Setup of the reference run:
// c6502
module c6502
(
    input               clock,
    input               ce,
    input               reset_n,
    output      [15:0]  address,
    input       [ 7:0]  in,
    output reg  [ 7:0]  out,
    output reg          we
);
assign address = cp ? ab : pc;
localparam
    LDC = 0,
    ZP  = 1,    ZPX = 2,    ZPY = 3,
    ABS = 4,    ABX = 5,    ABY = 6,    ABZ = 7,
    IX  = 8,    IX2 = 9,    IX3 = 10,
    IY  = 11,   IY2 = 12,   IY3 = 13,
    RUN = 14,   BRA = 15,
    JP1 = 16,   JP2 = 17,
    JND = 18,   TRM = 19,   POP = 20,   JSR = 21,
    RTS = 22;
localparam
    ORA = 0,    AND = 1,    EOR = 2,    ADC = 3,
    STA = 4,    LDA = 5,    CMP = 6,    SBC = 7,
    ASL = 8,    ROL = 9,    LSR = 10,   ROR = 11,
    BIT = 13,   DEC = 14,   INC = 15;
localparam
    DST_A = 0,  DST_X = 1,  DST_Y = 2,  DST_S = 3,
    SRC_D = 0,  SRC_X = 1,  SRC_Y = 2,  SRC_A = 3;
reg [ 7:0]  a, x, y, s, p;
reg         cp;
reg [ 4:0]  t;           
reg [ 2:0]  m;           
reg [15:0]  ab, pc;
reg [ 7:0]  op, w;       
reg [ 3:0]  alu;         
reg [ 1:0]  dst, src;
wire [8:0] zpx = in + x;
wire [8:0] zpy = in + y;
wire [3:0] bra = {p[1], p[0], p[6], p[7]};  
wire [7:0] sn  = s + 1;
always @(posedge clock)
  ...
export LEC_CHECK = 0
export ABC_AREA = 1
export CAP_MARGIN = 0
export CELL_PAD_IN_SITES_GLOBAL_PLACEMENT = 3
export CORE_ASPECT_RATIO = 0.86
export CORE_MARGIN = 10
export CORE_UTILIZATION = 27
export CTS_CLUSTER_DIAMETER = 117
export CTS_CLUSTER_SIZE = 42
export GPL_ROUTABILITY_DRIVEN = 0
export GPL_TIMING_DRIVEN = 1
export MAX_ROUTING_LAYER = met4
export PLACE_DENSITY_LB_ADDON = 0.19
export SETUP_SLACK_MARGIN = 1.9
export SLEW_MARGIN = 35
export TNS_END_PERCENT = 75
create_clock -name core_clock -period 8.02 [get_ports {clock}]
run.sh (not shown) runs the stock make flow with config.mk's settings and CLKGATE_MAP_FILE=.
The flow did not stop early for the reference run: all stages ran, and the layout cleared the timing, DRC and antenna checks.
--- input diff the reference run..the trial run ---
==> flow/config.mk <==
export PLATFORM = sky130hd
export DESIGN_NAME = c6502
export DESIGN_NICKNAME = c6502
export VERILOG_FILES = /design/flow/design.v
export SDC_FILE = /design/flow/constraint.sdc
export NUM_CORES = 4
export LEC_CHECK = 0
export CAP_MARGIN = 20
export CORE_MARGIN = 2
export CORE_UTILIZATION = 63
export SLEW_MARGIN = 20
==> flow/constraint.sdc <==
create_clock -name core_clock -period 4.49 [get_ports {clock}]
set_input_delay 0.8980 -clock core_clock [delete_from_list [all_inputs] [get_ports {clock}]]
set_output_delay 0.8980 -clock core_clock [all_outputs]
set_load 0.01 [all_outputs]
==> comparison <==
Changes observed in the trial run relative to the reference run: die area now smaller; power up 75%; post-layout instance area has increased; core area went down by about 60%. Highest-utilization routing layer at the global route stage: met1 -> the reference run, met2 -> the trial run.


c6502 again, from the RTL that the note above started with.
==> flow/config.mk <==
export PLATFORM = sky130hd
export DESIGN_NAME = c6502
export DESIGN_NICKNAME = c6502
export VERILOG_FILES = /design/flow/design.v
export SDC_FILE = /design/flow/constraint.sdc
export NUM_CORES = 4
export LEC_CHECK = 0
export ABC_AREA = 1
export CAP_MARGIN = 20
export CORE_MARGIN = 2
export CORE_UTILIZATION = 72
export CTS_CLUSTER_DIAMETER = 355
export CTS_CLUSTER_SIZE = 99
export PLACE_DENSITY_LB_ADDON = 0.01
export SLEW_MARGIN = 20
==> flow/constraint.sdc <==
create_clock -name core_clock -period 4.18 [get_ports {clock}]
set_input_delay 0.8360 -clock core_clock [delete_from_list [all_inputs] [get_ports {clock}]]
set_output_delay 0.8360 -clock core_clock [all_outputs]
set_load 0.01 [all_outputs]
Edit:
- CAP_MARGIN: 20 -> 0
- CTS_CLUSTER_DIAMETER: 355 -> not set
- CTS_CLUSTER_SIZE: 99 -> not set
- SETUP_SLACK_MARGIN: not set -> 1.18
- TNS_END_PERCENT: not set -> 5
- clock period: 4.18 -> 4.02 ns (I/O delays scaled with it)
After rerunning:
- The new run ended with an error in 5_1_grt, error GRT-0232
- die area does not change
- area after synthesis does not change
- synthesized cell count stays the same
Edit:
- CAP_MARGIN: 0 -> 20
- CORE_UTILIZATION: 72 -> 71
- PLACE_DENSITY_LB_ADDON: 0.01 -> 0.02
- SETUP_SLACK_MARGIN: 1.18 -> not set
Now the flow completed without violations.
Area after synthesis stays the same.
Die area climbs by 1.4%.
Synthesized cell count does not change.
Edit:
- ABC_AREA: 1 -> not set
- CORE_UTILIZATION: 71 -> 40
- PLACE_DENSITY_LB_ADDON: 0.02 -> not set
- TNS_END_PERCENT: 5 -> not set
- clock period: 4.02 -> 7.24 ns (I/O delays scaled with it)
Final cell count came out lower by about 13%.
Count of clock-buffer cells in the layout came out higher by 8.
Total power came out lower by 52%.
Utilization came out lower by 39 points.
Routed wire length came out lower by about 8%.
Design area came out lower by 5.4%.
Worst setup slack is better by 0.86 ns.
Critical path depth came out lower by 9.
Hold slack is worse by 0.032 ns.


c6502 again, from the RTL that the note above started with.
clock: 6.99 ns
lec_check: 0
cap_margin: 20
core_aspect_ratio: 0.5
core_margin: 2
core_utilization: 72
cts_cluster_size: 72
place_density_lb_addon: 0.0
setup_slack_margin: 2.04
slew_margin: 20
Change:
- ABC_AREA: not set -> 1
- CORE_ASPECT_RATIO: 0.5 -> not set
- CORE_UTILIZATION: 72 -> 67
- CTS_CLUSTER_SIZE: 72 -> not set
- PLACE_DENSITY_LB_ADDON: 0.0 -> not set
- SETUP_SLACK_MARGIN: 2.04 -> not set
- clock period: 6.99 -> 6.77 ns (I/O delays scaled with it)
Total power rose by 5.3%.
Global-route usage fell by 0.90 points.
Clock power fell by about 1%.
Change:
- ABC_AREA: 1 -> not set
- CORE_MARGIN: 2 -> 7
- CORE_UTILIZATION: 67 -> 40
- clock period: 6.77 -> 9.91 ns (I/O delays scaled with it)
Result: Setup slack gets better by 1.1 ns; via count went down by 13%; hold slack hardly moves; die size went up by about 80%; register-to-register slack gets better by 2.1 ns; design area went up by about 0.6%.
Change:
- CORE_MARGIN: 7 -> 2
- CORE_UTILIZATION: 40 -> 72
- PLACE_DENSITY_LB_ADDON: not set -> 0.0
- clock period: 9.91 -> 6.99 ns (I/O delays scaled with it)
Result: The new run finished with timing, DRC and antenna clean; wire length drops by about 1.4%; cell count went down by 9.6%; sequential cell count does not change; power went up by about 40%; global-route usage goes up by 24 points; worst setup slack loses 2.0 ns; synthesized area stays the same; combinational power increases by 44%; worst hold slack gains 0.021 ns.
Power and IR drop assume default switching activity.
